// mm_gcd
module mm_gcd (
    clock,
    reset,
    a,
    b,
    c,
    start,
    finished
);
input clock;
input reset;
input [31:0] a;
input [31:0] b;
output [31:0] c;
reg [31:0] c;
input start;
output finished;
reg finished;
reg [31:0] y;
reg [31:0] x;
always @(posedge clock) begin: MM_GCD_RTL
    if (reset == 0) begin
        y <= 0;
        x <= 0;
        finished <= 1;
        c <= 0;
    end
    else begin
        if (start) begin
            finished <= 1'b0;
            x <= a;
            y <= b;
        end
        else begin
            if ((y == 0)) begin
                finished <= 1'b1;
                c <= x;
            end
            else if ((x > y)) begin
                x <= (x - y);
            end
            else begin
                y <= (y - x);
            end
        end
    end
end
endmodule
For scale: roughly 97 flip-flops, roughly 100 I/O pins, roughly 8600 µm² of cells after synthesis.
Settings: LEC_CHECK=0, ABC_AREA=1, CAP_MARGIN=20, CORE_MARGIN=2, CORE_UTILIZATION=72, CTS_CLUSTER_DIAMETER=109, PLACE_DENSITY_LB_ADDON=0.0, SETUP_SLACK_MARGIN=0.24, SLEW_MARGIN=20, TNS_END_PERCENT=5; clock period 1.03 ns.
run.sh (not shown) runs the stock make flow with config.mk's settings and CLKGATE_MAP_FILE=.
The baseline did not get past detailed placement (3_5_place_dp) with DPL-0038.
Change:
ABC_AREA = not set   (was 1)
CORE_UTILIZATION = 40   (was 72)
CTS_CLUSTER_DIAMETER = not set   (was 109)
PLACE_DENSITY_LB_ADDON = not set   (was 0.0)
SETUP_SLACK_MARGIN = not set   (was 0.24)
TNS_END_PERCENT = not set   (was 5)
clock period = 3.8 ns   (was 1.03 ns; I/O delays follow)
The changed run finished with timing, DRC and antenna clean.
Synthesized area falls by 12%.
Die area rises by 57%.
Synthesized cell count falls by 34%.
Change:
ABC_AREA = 1   (was not set)
CORE_UTILIZATION = 56   (was 40)
clock period = 5.0 ns   (was 3.8 ns; I/O delays follow)
What happened: Fmax went up by 4.3%; cell area is higher by 7.8%; non-clock buffer count shrinks by 30; routed wire length went up by 2.0%; global-route usage climbs by 6.7 points; setup slack gets better by 1.3 ns; first-iteration DRC count is higher by 20%; sequential cell count does not change; worst hold slack improves by 0.035 ns.
Change:
ABC_AREA = not set   (was 1)
CAP_MARGIN = 35   (was 20)
CORE_ASPECT_RATIO = 0.5   (was not set)
CORE_MARGIN = 8   (was 2)
CORE_UTILIZATION = 40   (was 56)
CTS_CLUSTER_DIAMETER = 296   (was not set)
CTS_CLUSTER_SIZE = 98   (was not set)
HOLD_SLACK_MARGIN = -0.09   (was not set)
MAX_ROUTING_LAYER = met4   (was not set)
PLACE_DENSITY = 0.39   (was not set)
TNS_END_PERCENT = 5   (was not set)
=> The new run finished with timing, DRC and antenna clean. Global-route usage came out lower by 9.5 points. Flip-flop count stays the same.


mm_gcd again, from the RTL that the note above started with.
Settings: LEC_CHECK=0, CAP_MARGIN=20, CORE_ASPECT_RATIO=0.94, CORE_MARGIN=3, CORE_UTILIZATION=65, CTS_CLUSTER_SIZE=53, GPL_TIMING_DRIVEN=1, MAX_ROUTING_LAYER=met4, MIN_ROUTING_LAYER=met1, PLACE_DENSITY=0.61, SLEW_MARGIN=20; clock period 3.06 ns.
The baseline finished but fails on negative setup slack.
Edit:
- CORE_ASPECT_RATIO: 0.94 -> unset
- CORE_MARGIN: 3 -> 2
- CORE_UTILIZATION: 65 -> 40
- CTS_CLUSTER_SIZE: 53 -> unset
- GPL_TIMING_DRIVEN: 1 -> unset
- MAX_ROUTING_LAYER: met4 -> unset
- MIN_ROUTING_LAYER: met1 -> unset
- PLACE_DENSITY: 0.61 -> unset
- clock period: 3.06 -> 5.0 ns (I/O delays scaled with it)
Outcome: This time the run finished clean. Synthesized area stays the same. Maximum frequency shrinks by 14%. Core utilization shrinks by 40 points. Worst setup slack gains 1.4 ns. Final cell count shrinks by 1.1%. Register-to-register slack gains 1.4 ns. Count of clock-buffer cells in the layout stays the same. Via count shrinks by about 16%.
Edit:
- CAP_MARGIN: 20 -> 35
- CORE_MARGIN: 2 -> 8
- CORE_UTILIZATION: 40 -> 68
- CTS_CLUSTER_DIAMETER: unset -> 296
- CTS_CLUSTER_SIZE: unset -> 98
- HOLD_SLACK_MARGIN: unset -> -0.09
- MAX_ROUTING_LAYER: unset -> met4
- PLACE_DENSITY: unset -> 0.36
- TNS_END_PERCENT: unset -> 35
After rerunning: Fmax rose slightly; routed wire length goes down by a few percent; worst setup slack improves by 0.045 ns; hold slack barely changes; clock-buffer cell count stays the same.
Edit:
- CAP_MARGIN: 35 -> 20
- CORE_MARGIN: 8 -> 2
- CORE_UTILIZATION: 68 -> 40
- CTS_CLUSTER_DIAMETER: 296 -> 81
- CTS_CLUSTER_SIZE: 98 -> 10
- HOLD_SLACK_MARGIN: -0.09 -> unset
- MAX_ROUTING_LAYER: met4 -> unset
- PLACE_DENSITY: 0.36 -> 0.41
- TNS_END_PERCENT: 35 -> unset
Effect:
- The changed run ran to the end with no violations
- utilization is lower by 33 points
- maximum frequency is lower by 4.5%
- wire length is higher by about 11%
- non-clock buffer count is lower by 1
- cell area is higher by 2.4%
- die size is higher by about 36%
- hold slack stays flat
- setup slack degrades by 0.17 ns


mm_gcd again, from the RTL that the note above started with.
make LEC_CHECK=0 CAP_MARGIN=20 CORE_MARGIN=2 CORE_UTILIZATION=72 CTS_CLUSTER_DIAMETER=36 CTS_CLUSTER_SIZE=50 HOLD_SLACK_MARGIN=-0.09 PLACE_DENSITY=0.35 SLEW_MARGIN=20 finish   # period 4.7 ns
The baseline completed with no timing, DRC or antenna violations.
Change:
CORE_UTILIZATION = 58   (was 72)
CTS_CLUSTER_DIAMETER = not set   (was 36)
CTS_CLUSTER_SIZE = not set   (was 50)
HOLD_SLACK_MARGIN = not set   (was -0.09)
PLACE_DENSITY = not set   (was 0.35)
SETUP_SLACK_MARGIN = 1.03   (was not set)
clock period = 3.6 ns   (was 4.7 ns; I/O delays follow)
The changed run completed with no timing, DRC or antenna violations.
Flip-flop count does not change.
Final area rises by a quarter to a third.
Routed wire length rises by well over a third.
Sequential share of layout area falls by 4.6 points.
Clock skew rises by 0.0080 ns.
Change:
CORE_UTILIZATION = 68   (was 58)
CTS_CLUSTER_DIAMETER = 59   (was not set)
SETUP_SLACK_MARGIN = not set   (was 1.03)
clock period = 3.04 ns   (was 3.6 ns; I/O delays follow)
Effect: Now the flow died in global routing; area after synthesis stays the same; die size goes down by about a fifth; synthesized cell count is unchanged.
Change:
CORE_UTILIZATION = 72   (was 68)
CTS_CLUSTER_DIAMETER = 30   (was 59)
SETUP_SLACK_MARGIN = 0.66   (was not set)
clock period = 3.78 ns   (was 3.04 ns; I/O delays follow)
=> The changed run completed with no timing, DRC or antenna violations. Die area shrinks by a few percent. Synthesized cell count stays the same. Area after synthesis does not change.
